## top_logic
module top_logic(  
		clk,
		rst,
		frz,
		level,
		Dout,
		vsync,
		hsync,
		VGA_R,
		VGA_G,
		VGA_B,
		BTNU,
		BTND,
		BTNL,
		BTNR,
        seven_seg,
        sel,
        pattern_select,
         I_spi_miso,
         O_spi_sck,
         O_spi_cs,
         O_spi_mosi
);
Size: ~300 flip-flops, ~48 I/O pins, ~0.11 mm^2 of cells after synthesis.
make LEC_CHECK=0 ABC_AREA=1 CAP_MARGIN=20 CORE_MARGIN=2 CORE_UTILIZATION=72 CTS_CLUSTER_DIAMETER=254 PLACE_DENSITY=0.35 SETUP_SLACK_MARGIN=1.64 SLEW_MARGIN=20 finish   # period 13.1 ns
run.sh (not shown) runs the stock make flow with config.mk's settings and CLKGATE_MAP_FILE=.
The first run ran to the end with no violations.
Then changed:
ABC_AREA = not set   (was 1)
CAP_MARGIN = 30   (was 20)
CTS_CLUSTER_DIAMETER = not set   (was 254)
SETUP_SLACK_MARGIN = 3.74   (was 1.64)
clock period = 12.9 ns   (was 13.1 ns; I/O delays follow)
This time the run finished but failed the layout checks on negative setup slack.
Maximum frequency came out lower by 4.8%.
Clock skew stays flat.
Die area came out lower by 4.5%.
Final cell count came out lower by about 10%.
Utilization came out higher by 3.5 points.
Routed wire length came out lower by about 5%.
Worst setup slack gets worse by 0.84 ns.
Then changed:
CAP_MARGIN = 20   (was 30)
CORE_UTILIZATION = 59   (was 72)
CTS_CLUSTER_SIZE = 97   (was not set)
PLACE_DENSITY = not set   (was 0.35)
SETUP_SLACK_MARGIN = not set   (was 3.74)
clock period = 12.8 ns   (was 12.9 ns; I/O delays follow)
Result:
- The changed run produced a layout that fails on negative setup slack
- worst hold slack stays flat
- register-to-register slack loses 0.07 ns
Then changed:
CORE_UTILIZATION = 72   (was 59)
CTS_CLUSTER_SIZE = not set   (was 97)
MAX_ROUTING_LAYER = met4   (was not set)
SETUP_SLACK_MARGIN = 1.63   (was not set)
clock period = 12.2 ns   (was 12.8 ns; I/O delays follow)
Result: The new run reached the layout checks and failed them: negative setup slack; clock skew came out lower by 0.012 ns; clock-buffer cell count came out higher by 4; worst setup slack gets worse by 0.64 ns; via count came out higher by about 5.5%; utilization came out higher by 16 points; design area came out higher by about 2.7%; synthesized area stays the same.
Then changed:
MAX_ROUTING_LAYER = not set   (was met4)
SETUP_SLACK_MARGIN = -0.87   (was 1.63)
clock period = 11.5 ns   (was 12.2 ns; I/O delays follow)
The new run finished with negative setup slack left.
Die size is unchanged.
Final area falls by about 1.4%.
Setup slack is worse by 0.82 ns.
Routed wire length goes up by 0.63%.
Worst hold slack gets better by 0.0065 ns.
Via count climbs by 0.55%.
Maximum frequency fell by about 0.9%.
Core utilization fell by 1.1 points.
Then changed:
CORE_UTILIZATION = 8   (was 72)
SETUP_SLACK_MARGIN = not set   (was -0.87)
clock period = 21.0 ns   (was 11.5 ns; I/O delays follow)
The new run produced a clean layout.
First-iteration DRC count came out lower by a quarter to a third.
Sequential share of layout area came out lower by 0.52 points.

top_logic again, from the RTL that the note above started with.
export LEC_CHECK = 0
export ABC_AREA = 1
export CAP_MARGIN = 20
export CELL_PAD_IN_SITES_GLOBAL_PLACEMENT = 0
export CORE_ASPECT_RATIO = 1.01
export CORE_MARGIN = 2
export CORE_UTILIZATION = 44
export PLACE_DENSITY = 0.69
export SETUP_SLACK_MARGIN = 5.0
export SLEW_MARGIN = 35
export TNS_END_PERCENT = 85
create_clock -name core_clock -period 19.9 [get_ports {clk}]
The first run passed the timing, design-rule and antenna checks.
Change:
--- a/flow/config.mk
+++ b/flow/config.mk
@@ -12,6 +12,9 @@
 export CORE_MARGIN = 2
-export CORE_UTILIZATION = 44
+export CORE_UTILIZATION = 71
+export CTS_CLUSTER_SIZE = 72
+export HOLD_SLACK_MARGIN = -0.1
+export MAX_ROUTING_LAYER = met4
 export PLACE_DENSITY = 0.69
 export SETUP_SLACK_MARGIN = 5.0
-export SLEW_MARGIN = 35
+export SLEW_MARGIN = 20
 export TNS_END_PERCENT = 85
==> flow/constraint.sdc (replaced) <==
create_clock -name core_clock -period 20.8 [get_ports {clk}]
set_input_delay 4.1600 -clock core_clock [delete_from_list [all_inputs] [get_ports {clk}]]
set_output_delay 4.1600 -clock core_clock [all_outputs]
set_load 0.01 [all_outputs]
After rerunning: The new run finished clean; global-route usage increases by 19 points; area after synthesis stays the same; sequential cell count is unchanged; core utilization went up by 27 points; register-to-register slack improves by 0.11 ns; non-clock buffer count is lower by 4; die area goes down by 38%.
Change:
--- a/flow/config.mk
+++ b/flow/config.mk
@@ -7,3 +7,3 @@
 export LEC_CHECK = 0
-export ABC_AREA = 1
+export ABC_AREA = 0
 export CAP_MARGIN = 20
@@ -12,9 +12,7 @@
 export CORE_MARGIN = 2
-export CORE_UTILIZATION = 71
-export CTS_CLUSTER_SIZE = 72
-export HOLD_SLACK_MARGIN = -0.1
+export CORE_UTILIZATION = 65
+export CTS_CLUSTER_SIZE = 50
 export MAX_ROUTING_LAYER = met4
-export PLACE_DENSITY = 0.69
 export SETUP_SLACK_MARGIN = 5.0
-export SLEW_MARGIN = 20
+export SLEW_MARGIN = 35
 export TNS_END_PERCENT = 85
==> flow/constraint.sdc (replaced) <==
create_clock -name core_clock -period 19.9 [get_ports {clk}]
set_input_delay 3.9800 -clock core_clock [delete_from_list [all_inputs] [get_ports {clk}]]
set_output_delay 3.9800 -clock core_clock [all_outputs]
set_load 0.01 [all_outputs]
Result: The new run finished clean; routed wire length drops by 13%; global-route usage decreases by 6.2 points; area after synthesis came out lower by 4.6%; count of clock-buffer cells in the layout came out lower by 2; cell count is lower by 11%.
Change:
==> flow/config.mk (replaced) <==
export PLATFORM = sky130hd
export DESIGN_NAME = top_logic
export DESIGN_NICKNAME = top_logic
export VERILOG_FILES = /design/flow/design.v
export SDC_FILE = /design/flow/constraint.sdc
export NUM_CORES = 4
export LEC_CHECK = 0
export CAP_MARGIN = 20
export CORE_MARGIN = 2
export CORE_UTILIZATION = 44
export SLEW_MARGIN = 20
==> flow/constraint.sdc (replaced) <==
create_clock -name core_clock -period 16.9 [get_ports {clk}]
set_input_delay 3.3800 -clock core_clock [delete_from_list [all_inputs] [get_ports {clk}]]
set_output_delay 3.3800 -clock core_clock [all_outputs]
set_load 0.01 [all_outputs]
Outcome: The new run produced a clean layout; via count came out lower by 1.7%; wire length came out lower by 0.35%; worst hold slack improved by 0.011 ns; critical path depth is unchanged; fmax came out lower by 8.6%; non-clock buffer count came out lower by 27; global-route usage came out lower by 12 points; design area came out higher by 0.63%.
